==> juniper: inputs <==
==> flow/design.v <==
module ALU (
    input Clk,
    input Reset,
    input [7:0] operand_A, operand_B,
    input [3:0] Sel,
    output [7:0] Out,
    output [3:0] Flag);
    reg [7:0] Result;
    reg [3:0] FlagCpy;
    reg [7:0] nResult;
    reg [3:0] nFlag;
    reg [8:0] extendResult;
    reg [15:0] extendResult1;
    assign Out = Result;
    assign Flag = FlagCpy;
    always @(*)
    begin
        nResult = Result;
        nFlag = FlagCpy;
        extendResult = 9'd0;
        extendResult1 = 16'd0;
        case(Sel)
            4'h0:
                begin
                    extendResult = operand_A + operand_B;
                    if(extendResult >> 8 == 1)
                        nFlag = nFlag | 4'b0010;
                    else
                        nResult = extendResult[7:0];
                end
            4'h1:
                begin
                    if(operand_A < operand_B)
                        nFlag = nFlag | 4'b1000;
                    else
                        nResult = operand_A - operand_B;
                end
            4'h2:
                begin
                    extendResult1 = operand_A * operand_B;
                    if(extendResult1 >> 8 != 0)
                        nFlag = nFlag | 4'b0100;
                    else
                        nResult = operand_A * operand_B;
                    if(nResult == 0)
                        nFlag = nFlag | 4'b0001;
                end
            4'h3:
                begin
                    if(operand_A < operand_B)
                        nFlag = nFlag | 4'b1000;
                    else if(operand_B == 0)
                        nResult = 8'hFF;
                    else
                        nResult = operand_A / operand_B;
                    if(nResult == 0)
                        nFlag = nFlag | 4'b0001;
                end
            4'h4:
                begin
                extendResult1 = operand_A << operand_B;
                if(operand_B > 8 || (operand_A==1&&operand_B==8))
                    nFlag = nFlag | 4'b0010;
                else
                    begin
                    extendResult1 = operand_A << operand_B;
                    if(extendResult1 << 8 != 0)
                        nFlag = nFlag | 4'b0010;
                    else
                        nResult = operand_A << operand_B;
                    end
                if(nResult == 0)
                    nFlag = nFlag | 4'b0001;
                end
            4'h5:
                begin
                nResult = operand_A >> operand_B;
                if(nResult == 0)
                    nFlag = nFlag | 4'b0001;
                if(operand_B > 8 || (operand_B == 8 && operand_A==1) || (operand_B==7&&(operand_A == 2 || operand_A==3)) || operand_B==6&&(operand_A<=7&&operand_A>=4) || operand_B==5&&(operand_A<=15&&operand_A>=8) || operand_B==4&&(operand_A<=31&&operand_A>=16))
                    nFlag = nFlag | 4'b1000;
                end
            4'h6:
                begin
                nResult = operand_A & operand_B;
                if(nResult == 0)
                    nFlag = nFlag | 1;
                end
            4'h7:
                begin
                nResult = operand_A | operand_B;
                if(nResult == 0)
                    nFlag = nFlag | 1;
                end
            4'h8:
                begin
                nResult = operand_A ^ operand_B;
                if(nResult == 0)
                    nFlag = nFlag | 1;
                end
            4'h9:
                begin
                nResult = ~(operand_A ^ operand_B);
                if(nResult == 0)
                    nFlag = nFlag | 1;
                end
            4'hA:
                begin
                nResult = ~(operand_A & operand_B);
                if(nResult == 0)
                    nFlag = nFlag | 1;
                end
            4'hB:
                begin
                nResult = ~(operand_A | operand_B);
                if(nResult == 0)
                    nFlag = nFlag | 1;
                end
            default:
                nResult = 8'h00;
        endcase
    end
    always @(posedge Clk, posedge Reset)
    begin
        if(Reset) begin
            Result <= 8'h00;
            FlagCpy <= 4'b0000;
        end else begin
            Result <= nResult;
            FlagCpy <= nFlag;
        end
    end
endmodule
==> flow/run.sh <==
#!/bin/bash
# the make line also repeats each setting of config.mk as NAME=value (left out here)
make -C /OpenROAD-flow-scripts/flow DESIGN_CONFIG=/design/flow/config.mk WORK_HOME=/design/flow/orfs CLKGATE_MAP_FILE= finish
==> flow/config.mk <==
export PLATFORM = sky130hd
export DESIGN_NAME = ALU
export DESIGN_NICKNAME = ALU
export VERILOG_FILES = /design/flow/design.v
export SDC_FILE = /design/flow/constraint.sdc
export NUM_CORES = 4
export LEC_CHECK = 0
export CAP_MARGIN = 10
export CELL_PAD_IN_SITES_GLOBAL_PLACEMENT = 2
export CORE_MARGIN = 2
export CORE_UTILIZATION = 30
export CTS_CLUSTER_SIZE = 47
export GPL_ROUTABILITY_DRIVEN = 0
export GPL_TIMING_DRIVEN = 0
export MAX_ROUTING_LAYER = met4
export PLACE_DENSITY = 0.65
export SETUP_SLACK_MARGIN = 4.75
export SLEW_MARGIN = 25
export TNS_END_PERCENT = 20
==> flow/constraint.sdc <==
create_clock -name core_clock -period 17.0 [get_ports {Clk}]
set_input_delay 3.4000 -clock core_clock [delete_from_list [all_inputs] [get_ports {Clk}]]
set_output_delay 3.4000 -clock core_clock [all_outputs]
set_load 0.01 [all_outputs]
==> inputs of harbor, as changes to juniper <==
ABC_AREA = 1   (was unset)
CAP_MARGIN = 35   (was 10)
CELL_PAD_IN_SITES_GLOBAL_PLACEMENT = unset   (was 2)
CORE_UTILIZATION = 65   (was 30)
CTS_CLUSTER_SIZE = unset   (was 47)
GPL_ROUTABILITY_DRIVEN = unset   (was 0)
GPL_TIMING_DRIVEN = unset   (was 0)
MAX_ROUTING_LAYER = unset   (was met4)
PLACE_DENSITY = unset   (was 0.65)
SETUP_SLACK_MARGIN = -0.65   (was 4.75)
SLEW_MARGIN = 20   (was 25)
TNS_END_PERCENT = unset   (was 20)
==> flow/constraint.sdc (replaced) <==
create_clock -name core_clock -period 10.8 [get_ports {Clk}]
set_input_delay 2.1600 -clock core_clock [delete_from_list [all_inputs] [get_ports {Clk}]]
set_output_delay 2.1600 -clock core_clock [all_outputs]
set_load 0.01 [all_outputs]
==> inputs of amber, as changes to juniper <==
CAP_MARGIN = 40   (was 10)
CELL_PAD_IN_SITES_GLOBAL_PLACEMENT = unset   (was 2)
CORE_ASPECT_RATIO = 0.5   (was unset)
CORE_MARGIN = 10   (was 2)
CTS_CLUSTER_SIZE = unset   (was 47)
GPL_ROUTABILITY_DRIVEN = unset   (was 0)
GPL_TIMING_DRIVEN = 1   (was 0)
HOLD_SLACK_MARGIN = 0.12   (was unset)
MAX_ROUTING_LAYER = met5   (was met4)
SETUP_SLACK_MARGIN = -0.9   (was 4.75)
SLEW_MARGIN = 20   (was 25)
==> inputs of violet, as changes to juniper <==
ABC_AREA = 0   (was unset)
CAP_MARGIN = 20   (was 10)
CELL_PAD_IN_SITES_GLOBAL_PLACEMENT = unset   (was 2)
CORE_UTILIZATION = 68   (was 30)
CTS_CLUSTER_SIZE = unset   (was 47)
GPL_ROUTABILITY_DRIVEN = unset   (was 0)
GPL_TIMING_DRIVEN = unset   (was 0)
MAX_ROUTING_LAYER = unset   (was met4)
PLACE_DENSITY = unset   (was 0.65)
PLACE_DENSITY_LB_ADDON = 0.06   (was unset)
SETUP_SLACK_MARGIN = unset   (was 4.75)
SLEW_MARGIN = 20   (was 25)
TNS_END_PERCENT = unset   (was 20)
==> flow/constraint.sdc (replaced) <==
create_clock -name core_clock -period 11.4 [get_ports {Clk}]
set_input_delay 2.2800 -clock core_clock [delete_from_list [all_inputs] [get_ports {Clk}]]
set_output_delay 2.2800 -clock core_clock [all_outputs]
set_load 0.01 [all_outputs]
==> deck_impl_summary.md <==
Run Summary

Routing
  – Wl on met1: about 12000 µm

Power and ir drop
  – Clock power share: 0.077
  – Pwr per Cell Area: about 66 nW/µm²
  – Comb power: between 400 and 500 µW

STA
  – Relative slew slack: 0.300
  – Fmax: between 70 and 80 MHz

Run status
  – Outcome: complete, no violations

Final layout
  – Non-clk bufs: roughly 120

CTS
  – Post-cts sizing count: between 80 and 90

Worst setup path
  – CP max-delay cell: or4b_4

Synth
  – Top area cell types: ha_1 (19%), fa_1 (12%), nor2_1 (6.6%)
  – Top-count cell post-synth: nor2_1
(the above is from juniper)
==> deck_impl_summary.md <==
Run Summary

Run status
  – Outcome: complete, no violations

STA
  – Relative slew slack: 0.438

Power and ir drop
  – Pwr per Cell Area: ~68 nW/µm²
  – Clock power share: 0.100

CTS
  – Post-cts sizing count: 0

Worst setup path
  – CP max-delay cell: nor4_2

Routing
  – Wl on met1: slightly below 10000 µm

Synth
  – Top area cell types: ha_1 (19%), fa_1 (12%), nor2_1 (6.6%)
  – Top-count cell post-synth: nor2_1

Final layout
  – Non-clk bufs: 49
(the above is from amber)
==> deck_impl_summary.md <==
Run Summary

Run status
  – Outcome: finished with violations
  – Layout checks that failed: negative setup slack

Worst setup path
  – Worst path depth: about 64
  – CP max-delay cell: clkdlybuf4s50_1

STA
  – Final setup margin: -0.754 ns
  – Fmax: ~87 MHz
  – Relative slew slack: 0.442
  – # setup viols final: 2

Routing
  – Wl on met1: a little over 10000 µm

Synth
  – Top area cell types: ha_1 (17%), nand2_1 (16%), inv_1 (12%)
  – Top-count cell post-synth: nand2_1

Power and ir drop
  – Pwr per Cell Area: around 110 nW/µm²
  – Combinational share of power: 0.888
  – Comb power: around 800 µW

Final layout
  – Non-clk bufs: 128
  – MI comb cells: approximately 900
  – Non-Filler Instances: about 1.4k
(the above is from harbor)
==> deck_impl_summary.md <==
Flow Results at a Glance

Global routing
  – Busiest grt layer: met2
  – Met3 usage: 0.706
  – GR Util met1: 0.790

Run status
  – Outcome: aborted with a tool error
  – Error msg: [ERROR GRT-0232] Routing congestion too high. Check the congestion heatmap in the GUI.
  – Failed at: 5_1_grt

Synth
  – Top comb family, area: adder cells
  – Syn_area_per_cell: approximately 7.5 µm²
  – Area leader, netlist: ha_1
  – Yosys stat chip area: ~6600 µm²
  – Synth Flop Type: dfrtp_1
  – Top-count cell post-synth: nor2_1
  – Top area cell types: ha_1 (19%), fa_1 (12%), nor2_1 (6.6%)

CTS
  – Post-cts sizing count: 53
  – # hold bufs at CTS: 0

Floorplan
  – IO Pins: 34
  – DIE HEIGHT: about 100 µm

Place
  – Cells after DPL: 1082
(the above is from violet)

==> build 91 <==
RTL: the design.v shown in full above, as it stands there.
Settings: LEC_CHECK=0, CAP_MARGIN=10, CORE_MARGIN=2, CORE_UTILIZATION=70, CTS_CLUSTER_DIAMETER=40, CTS_CLUSTER_SIZE=32, GPL_TIMING_DRIVEN=1, HOLD_SLACK_MARGIN=-0.1, MAX_ROUTING_LAYER=met5, PLACE_DENSITY=0.65, SETUP_SLACK_MARGIN=-0.9, SLEW_MARGIN=20, TNS_END_PERCENT=80; clock period 11.8 ns.
run.sh (not shown) runs the stock make flow with config.mk's settings and CLKGATE_MAP_FILE=.
==> build 73 (differences from build 91) <==
--- a/flow/config.mk
+++ b/flow/config.mk
@@ -10,4 +10,2 @@
 export CORE_UTILIZATION = 70
-export CTS_CLUSTER_DIAMETER = 40
-export CTS_CLUSTER_SIZE = 32
 export GPL_TIMING_DRIVEN = 1
@@ -16,3 +14,3 @@
 export PLACE_DENSITY = 0.65
-export SETUP_SLACK_MARGIN = -0.9
+export SETUP_SLACK_MARGIN = -0.62
 export SLEW_MARGIN = 20
==> flow/constraint.sdc (replaced) <==
create_clock -name core_clock -period 11.7 [get_ports {Clk}]
set_input_delay 2.3400 -clock core_clock [delete_from_list [all_inputs] [get_ports {Clk}]]
set_output_delay 2.3400 -clock core_clock [all_outputs]
set_load 0.01 [all_outputs]
==> flow_summary.yaml <==
# synthesis and place-and-route metrics
sta:
  setup_violations: 3
  fin_ws_ns: -1.585
  report.final.slew_viol_count: 0
  hold_viol_final: 0
status:
  failed_checks: "negative setup slack"
  status: "finished with violations"
power:
  p_comb_mw: 0.770
  power.total_mw: 0.8730
  p_switching_mw: 0.4900
  leakage_nw: 3.572
layout:
  final-comb-area_um2: 6156
routing:
  antenna_left: 0
  drtPass1Iterations: 29
critical_path:
  cpMaxStageDelayCell: "or4b_4"
clock_tree:
  clk_latency_ns: 0.25
-- figures above: build 91

==> flow_summary.yaml <==
# yosys + openroad results
synth:
  syn_inst: 881
  ys.flops: 12
  synthTopCellsByArea: "ha_1 (19%), fa_1 (12%), nor2_1 (6.6%)"
  synth_stat.cells: 881
  top_cells_by_count: "nor2_1 (115), ha_1 (100), inv_1 (81)"
die:
  fp.coreArea_um2: 9196
  fp.dieArea_um2: 10200
  fp_util: 0.7161
status:
  error: "[ERROR GRT-0232] Routing congestion too high. Check the congestion heatmap in the GUI."
  lastStage: "global routing"
  status: "aborted with a tool error"
global_routing:
  top_usage_layer: "met2"
  overflow: 48
placed_design:
  dp.cells: 1057
clock_tree:
  clk_path_buf_depth: 2
  ctsHoldBuffers: 0
-- figures above: build 73

No activity file was given, so power comes from the tool's default toggle rates.
